==> inputs of garnet <==
==> flow/design.v <==
`timescale 1ns / 1ps
`default_nettype none
module Debounce(
    input wire btn, 
    input wire clk, 
    output reg led
    );
    reg [15:0] counter;  
    wire TC;  
    always @(posedge clk) begin
        if(~btn) begin
            counter <= 0;  
        end
        else begin
            counter <= counter + 1; 
        end
    end
    assign TC = (counter == 65534);  
    always @(posedge clk) begin
        if(~btn) begin
            led <= 0;  
        end
        else if (TC) begin
            led <= 1;  
        end
        else
            led <= led;  
    end
endmodule
`timescale 1ns / 1ps
module edge_generator(input wire clk, input wire rst, input wire signal, output reg out);  
    reg sig_p; 
    always @(posedge clk) begin
        if(rst == 1) begin
            out <= 0;
            sig_p <= 0;
        end else 
        begin
            if((sig_p != signal) && (signal)) begin
                out <= 1; 
            end 
            else out <= 0; 
            sig_p <= signal;
        end
    end
endmodule
`default_nettype none
`timescale 1ns / 1ps
module cla_adder(input wire [3:0] A, input wire [3:0] B, input wire CI, output wire CO, output wire [3:0] SUM);
    wire [3:0] propegated, generated;
    wire [3:0] carries;
    assign carries[0] = CI;
    assign propegated = A ^ B; 
    assign generated = A & B;
    assign carries[1] = generated[0] | (propegated[0] & carries[0]);
    assign carries[2] = generated[1] | (propegated[1] & carries[1]);
    assign carries[3] = generated[2] | (propegated[2] & carries[2]);
    assign CO = generated[3] | (propegated[3] & carries[3]);
    genvar i;
    generate 
        for (i = 0; i < 4; i = i + 1) begin
            FA a(.A(A[i]), .B(B[i]), .CI(carries[i]), .SUM(SUM[i]));
        end
    endgenerate
endmodule 
module FA(input wire A, input wire B, input wire CI, output wire CO, output wire SUM);
    assign CO = (A & B) | (CI & (A ^ B)); 
    assign SUM = A ^ B ^ CI; 
endmodule
`timescale 1ns / 1ps
`default_nettype none
module combo_mult(input wire [3:0] a, input wire [3:0] b, output wire [7:0] res);
    wire [7:0] m [3:0];
    genvar i; 
    generate 
        for(i = 0; i < 4; i = i + 1) begin
            assign m[i] = (a[i] != 0) ? ({{4'b0}, b} << i) : 8'b0;
        end
    endgenerate
    assign res = m[0] + m[1] + m[2] + m[3];
endmodule
`timescale 1ns / 1ps
`default_nettype none
module Calculator(
    input wire [3:0] a, 
    input wire [3:0] b,
    input wire [2:0] op,
    output reg [7:0] out
);
    parameter AND = 3'b000;
    parameter OR = 3'b001;
    parameter NOT = 3'b010;
    parameter XOR = 3'b011;
    parameter ADD = 3'b100;
    parameter SUB = 3'b101;
    parameter MULT = 3'b110;
    parameter DIV = 3'b111; 
    wire adder_co;
    wire [3:0] SUM;
    wire [7:0] PRODUCT;
    wire [3:0] B_adder;
    wire CI;
    assign B_adder = (op == ADD) ? b : 
                     (op == SUB) ? ~b :
                     0; 
    assign CI = (op == SUB) ? 1 : 0; 
    cla_adder ADDER(.A(a),.B(B_adder), .CI(CI), .CO(adder_co), .SUM(SUM));
    combo_mult MULTI(.a(a), .b(b), .res(PRODUCT));
    always @(*) begin
        case(op)
            AND: begin
                out <= {{4{1'b0}}, a&b};
            end
            OR: begin
                out <= {{4{1'b0}}, a|b};
            end
            NOT: begin
                out <= {{4{1'b1}}, ~a};
            end
            XOR: begin
                out <= {{4{1'b0}}, a ^ b};
            end
            ADD: begin
                out <= {{3{1'b0}}, adder_co, SUM};
            end
            SUB: begin
                if (a < b) begin
                    out <= {{4{1'b1}}, SUM};
                end
                else out <= {{4{1'b0}}, SUM};
            end
            MULT: begin
                out <= PRODUCT;
            end
            DIV: begin
                out <= (b == 4'd0) ? 8'hFF : a/b;
            end
        endcase
   end
endmodule 
`timescale 1ns / 1ps
module val_bcd(
    input wire clk,  
    input wire reset, 
    input wire en, 
    input wire [11:0] count, 
    output reg [15:0] BCD,
    output reg rdy
    );
    parameter IDLE = 0; 
    parameter SHIFT = 1;
    parameter ADD = 2;
    reg [11:0] count_p;  
    reg [3:0] shift_idx;  
    reg [1:0] state;  
    reg [15:0] BCD_temp;  
    always @(posedge clk or posedge reset) begin
        if(reset) begin
            BCD <= 0;
            rdy <= 0; 
            shift_idx <= 0; 
            count_p <= 0; 
            state <= IDLE;
        end
        else begin
            case(state)
                IDLE : begin  
                    if(en) begin  
                        BCD <= 0;  
                        count_p <= count;  
                        shift_idx <= 0;  
                        state <= SHIFT;  
                    end 
                    else state <= IDLE;  
                    rdy <= 0;  
                end
                SHIFT : begin  
                    BCD <= {BCD[14:0], count_p[11 - shift_idx]};  
                    shift_idx <= shift_idx + 1;  
                    state <= ADD;  
                    rdy <= 0;  
                end
                ADD : begin  
                    if(shift_idx == 12) begin
                        rdy <= 1;     
                        state <= IDLE;   
                    end
                    else begin  
                        BCD <= {(BCD[15:12] >= 5) ? BCD[15:12] + 4'd3 : BCD[15:12], 
                            (BCD[11:8] >= 5) ? BCD[11:8] + 4'd3 : BCD[11:8],
                            (BCD[7:4] >= 5) ? BCD[7:4] + 4'd3 : BCD[7:4],
                            (BCD[3:0] >= 5) ? BCD[3:0] + 4'd3 : BCD[3:0]}; 
                        state <= SHIFT;  
                        rdy <= 0;  
                    end
                end
            endcase             
        end
    end
endmodule
`timescale 1ns / 1ps
`default_nettype none
module bcd_seg(
    input wire [3:0] BCD, 
    output reg [7:0] s
);
    always @(*) begin
        case(BCD)
            0: s = 8'b0000_0011; 
            1: s = 8'b1001_1111;
            2: s = 8'b0010_0101;
            3: s = 8'b0000_1101;
            4: s = 8'b1001_1001;
            5: s = 8'b0100_1001;
            6: s = 8'b0100_0001;
            7: s = 8'b0001_1111;
            8: s = 8'b0000_0001;
            9: s = 8'b0000_1001;
            10: s = 8'b1111_1101; 
            default s = 8'b1111_1111;
        endcase
end
endmodule
`timescale 1ns / 1ps
`default_nettype none
module op_seg(
    input wire [2:0] OP, 
    output reg [31:0] s
);
    always @(*) begin
        case(OP)
            0: s = 32'b1111_1111_0001_0001_1101_0101_1000_0101;  
            1: s = 32'b1111_1111_1111_1111_0000_0011_1111_0101;  
            2: s = 32'b1111_1111_1101_0101_1100_0101_1110_0001;  
            3: s = 32'b1111_1111_1001_0001_0000_0011_1111_0101;  
            4: s = 32'b1111_1111_0001_0001_1000_0101_1000_0101;  
            5: s = 32'b1111_1111_0100_1001_1100_0111_1100_0001;  
            6: s = 32'b0011_0011_0001_1011_1110_0011_1110_0001;  
            7: s = 32'b1111_1111_1000_0101_1001_1111_1000_0011;  
            default s = 32'b1111_1111_1111_1111_1111_1111_1111_1111;
        endcase
    end
endmodule
`timescale 1ns / 1ps
`default_nettype none
module Multi_Driver(
    input wire clk, 
    input wire rst, 
    input wire [31:0] segValues,
    output reg [3:0] an,
    output reg [7:0] seg
    );
    parameter DELAY = 4095; 
    reg [11:0] count;  
    always @(posedge clk) begin
        if(count < (DELAY / 4)) begin
            an <= 4'b1110;
            seg <= segValues[7:0];
        end
        else if (count < (DELAY / 2)) begin
            an <= 4'b1101;
            seg <= segValues[15:8];
        end
        else if (count < ((3 * DELAY) / 4)) begin
            an <= 4'b1011;
            seg <= segValues[23:16];
        end
        else begin
            an <= 4'b0111;
            seg <= segValues[31:24];
        end
        if (rst) count <= 0;
        else count <= count + 1; 
    end
endmodule
`timescale 1ns / 1ps
`default_nettype none
module Calculator_top(
    input wire [3:0] a, 
    input wire [3:0] b,
    input wire clk, 
    input wire rst, 
    input wire enter, 
    input wire back,
    input wire up, 
    input wire down,
    output wire [3:0] an, 
    output wire [7:0] seg,
    output reg bin_ind
);
    reg [2:0] op; 
    wire [7:0] calculator_result;  
    reg [31:0] display_value;  
    reg convert_value_enable;  
    wire up_d; wire down_d; wire enter_d; wire back_d; wire rst_d;  
    Debounce dd(.btn(down), .clk(clk), .led(down_d));
    Debounce ud(.btn(up), .clk(clk), .led(up_d));
    Debounce ed(.btn(enter), .clk(clk), .led(enter_d));
    Debounce bd(.btn(back), .clk(clk), .led(back_d));
    Debounce rd(.btn(rst), .clk(clk), .led(rst_d)); 
    Calculator calc(.a(a), .b(b), .op(op), .out(calculator_result));
    wire [15:0] BCD_result; 
    reg [11:0] value_to_convert; 
    wire bcd_val_rdy; 
    val_bcd VAL(.clk(clk), .reset(rst_d), .en(convert_value_enable), .count(value_to_convert), .rdy(bcd_val_rdy), .BCD(BCD_result));
    wire [31:0] BCD_seg;
    reg [31:0] BCD_seg_buffer;
    bcd_seg A(.BCD(BCD_result[15:12]),.s(BCD_seg[31:24]));
    bcd_seg B(.BCD(BCD_result[11:8]),.s(BCD_seg[23:16]));
    bcd_seg C(.BCD(BCD_result[7:4]),.s(BCD_seg[15:8]));
    bcd_seg D(.BCD(BCD_result[3:0]),.s(BCD_seg[7:0]));
    wire [31:0] op_seg;
    op_seg OPS(.OP(op), .s(op_seg)); 
    parameter DISP_ZEROS = 32'b0000_0011_0000_0011_0000_0011_0000_0011;
    Multi_Driver md(.segValues(display_value), .clk(clk), .rst(rst_d), .an(an), .seg(seg));
    parameter IDLE = 0;  
    parameter VALUE_SET = 1;
    parameter CONV = 2;  
    parameter RES = 3;  
    parameter OP = 4;  
    reg [1:0] result_neg; 
    reg [2:0] cs;  
    reg [2:0] ns;  
    always @(posedge clk) begin
        if(op < 4) begin  
            value_to_convert <= (1000 * calculator_result[3]) + (100 * calculator_result[2]) + (10 * calculator_result[1]) + (calculator_result[0]);
        end 
        else if(op == 5) begin  
             if(calculator_result[7]) begin  
                 result_neg[0] <= 1; 
                 value_to_convert <= {{8{1'b0}}, ((~calculator_result) + 1) & 4'b1111};  
                 if((((~calculator_result) + 1) & 4'b1111) >= 10) result_neg[1] <= 1;
                 else result_neg[1] <= 0; 
             end
             else value_to_convert <= {{4{1'b0}}, calculator_result}; 
        end 
        else begin
            value_to_convert <= {{4{1'b0}}, calculator_result}; 
        end
        if(rst_d == 1) begin
            op <= 0; 
            convert_value_enable <= 0; 
            ns <= IDLE;
            result_neg <= 0;
            display_value <= DISP_ZEROS;
        end
        else begin
            case (cs)
                IDLE: begin
                    display_value <= DISP_ZEROS; 
                    op <= 0;
                    if(ENTER) begin
                        ns <= CONV;
                    end
                    else if (UP | DOWN) begin
                        ns <= OP;
                        op <= 0; 
                    end
                end
                CONV: begin
                    if(op >= 5) begin
                        bin_ind <= 0; 
                    end else begin
                        bin_ind <= 1; 
                    end
                    display_value <= op_seg; 
                    convert_value_enable <= 1; 
                    if(bcd_val_rdy) begin
                        ns <= RES;
                        convert_value_enable <= 0;
                        if(result_neg[0]) begin  
                            if(result_neg[1]) begin
                                BCD_seg_buffer <= {16'b1111_1111_1111_1101, BCD_seg[15:0]};  
                            end else begin
                                BCD_seg_buffer <= {24'b1111_1111_1111_1111_1111_1101, BCD_seg[7:0]};  
                            end
                            result_neg <= 2'b0; 
                        end else begin
                            BCD_seg_buffer <= BCD_seg;
                        end
                    end
                    else ns <= CONV; 
                end
                RES: begin
                    result_neg <= 2'b0;
                    display_value <= BCD_seg_buffer; 
                    if (BACK) begin
                        ns <= IDLE;
                    end
                    else if (ENTER) begin
                        ns <= CONV;
                    end
                    else if (UP | DOWN) begin
                        ns <= OP;
                        op <= 0;
                    end
                    else ns <= RES;
                end
                OP: begin
                    result_neg <= 2'b0;
                    display_value <= op_seg; 
                    if (ENTER) begin
                        ns <= CONV;
                    end
                    else if(BACK) begin
                        ns <= RES;
                    end else begin
                        ns <= OP; 
                    end
                    if(UP) begin
                        op <= op + 1;
                    end
                    else if(DOWN) begin
                        op <= op - 1;
                    end
                end
            endcase 
        end
    end
    wire DOWN; wire UP; wire BACK; wire ENTER;
    edge_generator de(.clk(clk), .rst(rst_d), .signal(down_d), .out(DOWN));
    edge_generator ue(.clk(clk), .rst(rst_d), .signal(back_d), .out(BACK));
    edge_generator be(.clk(clk), .rst(rst_d), .signal(up_d), .out(UP));
    edge_generator ee(.clk(clk), .rst(rst_d), .signal(enter_d), .out(ENTER));
    always @(negedge clk) begin
        if(rst_d) begin
            cs <= IDLE; 
        end
        else begin
            cs <= ns; 
        end
    end
endmodule
==> flow/run.sh <==
#!/bin/bash
# the make line also repeats each setting of config.mk as NAME=value (left out here)
make -C /OpenROAD-flow-scripts/flow DESIGN_CONFIG=/design/flow/config.mk WORK_HOME=/design/flow/orfs CLKGATE_MAP_FILE= finish
==> flow/config.mk <==
export PLATFORM = sky130hd
export DESIGN_NAME = Calculator_top
export DESIGN_NICKNAME = Calculator_top
export VERILOG_FILES = /design/flow/design.v
export SDC_FILE = /design/flow/constraint.sdc
export NUM_CORES = 4
export LEC_CHECK = 0
export ABC_AREA = 1
export CAP_MARGIN = 0
export CELL_PAD_IN_SITES_DETAIL_PLACEMENT = 1
export CORE_MARGIN = 2
export CORE_UTILIZATION = 24
export CTS_CLUSTER_DIAMETER = 59
export CTS_CLUSTER_SIZE = 44
export GPL_ROUTABILITY_DRIVEN = 0
export GPL_TIMING_DRIVEN = 0
export HOLD_SLACK_MARGIN = 0.25
export MIN_ROUTING_LAYER = met2
export SLEW_MARGIN = 20
==> flow/constraint.sdc <==
create_clock -name core_clock -period 8.09 [get_ports {clk}]
set_input_delay 1.6180 -clock core_clock [delete_from_list [all_inputs] [get_ports {clk}]]
set_output_delay 1.6180 -clock core_clock [all_outputs]
set_load 0.01 [all_outputs]
==> juniper (differences from garnet) <==
- ABC_AREA: 1 -> default
- CAP_MARGIN: 0 -> 20
- CELL_PAD_IN_SITES_DETAIL_PLACEMENT: 1 -> default
- CORE_UTILIZATION: 24 -> 68
- CTS_CLUSTER_DIAMETER: 59 -> default
- CTS_CLUSTER_SIZE: 44 -> 50
- GPL_ROUTABILITY_DRIVEN: 0 -> default
- GPL_TIMING_DRIVEN: 0 -> default
- HOLD_SLACK_MARGIN: 0.25 -> default
- MIN_ROUTING_LAYER: met2 -> default
- SETUP_SLACK_MARGIN: default -> -0.62
==> flow/constraint.sdc (replaced) <==
create_clock -name core_clock -period 11.7 [get_ports {clk}]
set_input_delay 2.3400 -clock core_clock [delete_from_list [all_inputs] [get_ports {clk}]]
set_output_delay 2.3400 -clock core_clock [all_outputs]
set_load 0.01 [all_outputs]
==> maple (differences from garnet) <==
- ABC_AREA: 1 -> default
- CAP_MARGIN: 0 -> 35
- CELL_PAD_IN_SITES_DETAIL_PLACEMENT: 1 -> default
- CORE_UTILIZATION: 24 -> 64
- CTS_CLUSTER_DIAMETER: 59 -> default
- CTS_CLUSTER_SIZE: 44 -> default
- GPL_ROUTABILITY_DRIVEN: 0 -> 1
- GPL_TIMING_DRIVEN: 0 -> default
- HOLD_SLACK_MARGIN: 0.25 -> default
- MIN_ROUTING_LAYER: met2 -> met1
- PLACE_DENSITY_LB_ADDON: default -> 0.08
==> flow/constraint.sdc (replaced) <==
create_clock -name core_clock -period 4.2 [get_ports {clk}]
set_input_delay 0.8400 -clock core_clock [delete_from_list [all_inputs] [get_ports {clk}]]
set_output_delay 0.8400 -clock core_clock [all_outputs]
set_load 0.01 [all_outputs]
==> results.cfg <==
; physical design summary
[outcome]
status = no timing/DRC/antenna violations

[global_routing]
grt_use_met3 = 0.0328

[finish]
nMultiInputCombCells = 1122
post-route-util = 0.768
clock_buffers = 37

[floorplanning]
dieWidth_um = 144
rows = 51
initial_utilization = 0.692

[final_timing]
setup_viol = 0
Source of the figures above: juniper

==> results.cfg <==
; physical design summary
[finish]
post-route-util = 0.810
clock_buffers = 33

[final_timing]
worst_slack_ps = -4100
setup_viol = 14

[floorplanning]
rows = 52

[outcome]
status = failed layout checks
so_faults = negative setup slack
Source of the figures above: maple

==> results.cfg <==
; physical design summary
[outcome]
so_faults = negative setup slack
status = failed layout checks

[final_timing]
setup_viol = 6
worst_slack_ps = -1190
Source of the figures above: garnet

